Setup of run A:
Design MatrixMultUnit, start of the top module:
module MatrixMultUnit(
  input wire reset_n                      ,  
  input wire clk                          ,
  input wire dut_valid                    , 
  output wire dut_ready                   ,
  output wire                           dut__tb__sram_input_write_enable  ,
  output wire [16-1 : 0     ]   dut__tb__sram_input_write_address ,
  output wire [32-1 : 0     ]   dut__tb__sram_input_write_data    ,
  output reg  [16-1 : 0     ]   dut__tb__sram_input_read_address  , 
  input  wire [32-1 : 0     ]   tb__dut__sram_input_read_data     ,     
  output wire                           dut__tb__sram_weight_write_enable  ,
  output wire [16-1 : 0     ]   dut__tb__sram_weight_write_address ,
  output wire [32-1 : 0     ]   dut__tb__sram_weight_write_data    ,
  output reg  [16-1 : 0     ]   dut__tb__sram_weight_read_address  , 
  input  wire [32-1 : 0     ]   tb__dut__sram_weight_read_data     ,     
  output wire                           dut__tb__sram_result_write_enable  ,
  output reg  [16-1 : 0     ]   dut__tb__sram_result_write_address ,
  output wire [32-1 : 0     ]   dut__tb__sram_result_write_data    ,
  output reg  [16-1 : 0     ]   dut__tb__sram_result_read_address  , 
  input  wire [32-1 : 0     ]   tb__dut__sram_result_read_data     ,    
  output wire                           dut__tb__sram_scratchpad_write_enable  ,
  output reg  [16-1 : 0     ]   dut__tb__sram_scratchpad_write_address ,
  output wire [32-1 : 0     ]   dut__tb__sram_scratchpad_write_data    ,
  output reg  [16-1 : 0     ]   dut__tb__sram_scratchpad_read_address  , 
  input  wire [32-1 : 0     ]   tb__dut__sram_scratchpad_read_data  
);
Size: about 8100 cells after synthesis, about 390 I/O pins, about 58000 µm² of cells after synthesis.
Settings: LEC_CHECK=0, ABC_AREA=1, CAP_MARGIN=20, CORE_MARGIN=2, CORE_UTILIZATION=72, CTS_CLUSTER_DIAMETER=344, CTS_CLUSTER_SIZE=97, PLACE_DENSITY=0.41, SETUP_SLACK_MARGIN=-0.62, SLEW_MARGIN=20, TNS_END_PERCENT=5; clock period 6.3 ns.
run.sh (not shown) runs the stock make flow with config.mk's settings and CLKGATE_MAP_FILE=.
Run A | ERROR | 5_1_grt
The inputs of run B differ from those of run A as listed below.
# run A
export LEC_CHECK = 0
export ABC_AREA = 1
export CAP_MARGIN = 20
export CORE_MARGIN = 2
export CORE_UTILIZATION = 72
export CTS_CLUSTER_DIAMETER = 344
export CTS_CLUSTER_SIZE = 97
export PLACE_DENSITY = 0.41
export SETUP_SLACK_MARGIN = -0.62
export SLEW_MARGIN = 20
export TNS_END_PERCENT = 5
create_clock -name core_clock -period 6.3 [get_ports {clk}]
# run B
export LEC_CHECK = 0
export CAP_MARGIN = 20
export CORE_MARGIN = 2
export CORE_UTILIZATION = 59
export SETUP_SLACK_MARGIN = -0.35
export SLEW_MARGIN = 20
export TNS_END_PERCENT = 5
create_clock -name core_clock -period 4.39 [get_ports {clk}]
## What came out
When run B is set beside run A, its cell count listed in synth_stat.txt turns out to be 1431 smaller.
[run B] summed instance area of the synthesized netlist fell 2500 µm² relative to run A
| area of the placeable core | run B vs run A | worse |
Adder and majority gate portion of the synthesized area came out higher on run B than on run A.
Ran to the end and failed final checks on setup timing: run B.
Between run B and run A, it is run B whose gate count of the mapped netlist is lower, by 1431.
What run B reported for total of cells resized after clock tree synthesis has to be multiplied by 0.11 to get the figure for run A.
diff inputs: run B => run C
# run B
export LEC_CHECK = 0
export CAP_MARGIN = 20
export CORE_MARGIN = 2
export CORE_UTILIZATION = 59
export SETUP_SLACK_MARGIN = -0.35
export SLEW_MARGIN = 20
export TNS_END_PERCENT = 5
create_clock -name core_clock -period 4.39 [get_ports {clk}]
# run C
export LEC_CHECK = 0
export CAP_MARGIN = 20
export CORE_MARGIN = 2
export CORE_UTILIZATION = 66
export CTS_CLUSTER_DIAMETER = 230
export SLEW_MARGIN = 20
create_clock -name core_clock -period 6.32 [get_ports {clk}]
### Flow results
Delta (run C minus run B): finished layout cell area fell 3.5%; overall overflow remaining after global route held. Relative to run B, final period demand of the worst path has gone up in run C. Multi-input logic cell count: run B vs run C identical. Run C finished every stage; the final checks, however, were not passed, the failures being setup timing. The higher routed wire length came out of run B.
## Diff of input files: run D against run C
# run C
export LEC_CHECK = 0
export CAP_MARGIN = 20
export CORE_MARGIN = 2
export CORE_UTILIZATION = 66
export CTS_CLUSTER_DIAMETER = 230
export SLEW_MARGIN = 20
create_clock -name core_clock -period 6.32 [get_ports {clk}]
# run D
export LEC_CHECK = 0
export CAP_MARGIN = 20
export CORE_MARGIN = 2
export CORE_UTILIZATION = 40
export MAX_ROUTING_LAYER = met4
export SLEW_MARGIN = 25
create_clock -name core_clock -period 10.0 [get_ports {clk}]
Results
Across run C and run D, a clean result was obtained everywhere but in run C.
Finished, but not clean: run C, with setup timing.
Compared with run C, in run D final cell area excluding filler cells -5700 µm².
[compare] base=run C new=run D: detailed placer's ending HPWL rose about 0.64%; core utilization decreased by 36 points relative to the old numbers.
Post-route minimum period, run D and run C, lower one = run C.
Endpoint of the most critical setup path = last_element_of_calculated_input_row_address[14]: run D; endpoint of the most critical setup path = last_element_of_calculated_input_row_address[13]: run C
For insertion delay of the later-clocked pin in the worst-skew pair, run C and run D come out practically identical.
Looking at non-clock buffer share of cell area, run D sits below run C.
Summary of run D over run C: die area picked up an extra about 64%.
Inputs modified between run D and run E:
# run D
export LEC_CHECK = 0
export CAP_MARGIN = 20
export CORE_MARGIN = 2
export CORE_UTILIZATION = 40
export MAX_ROUTING_LAYER = met4
export SLEW_MARGIN = 25
create_clock -name core_clock -period 10.0 [get_ports {clk}]
# run E
export LEC_CHECK = 0
export CAP_MARGIN = 20
export CORE_MARGIN = 2
export CORE_UTILIZATION = 68
export SLEW_MARGIN = 20
create_clock -name core_clock -period 8.17 [get_ports {clk}]
## What came out
Compared run E vs run D, and final antenna diode count is up in run E.
Number of non-filler instances in the completed layout was higher in the run labelled run D.
The lower smallest hold slack came out of run E.
Per the final summary, run E finished and its layout is clean on timing, DRC and antenna.
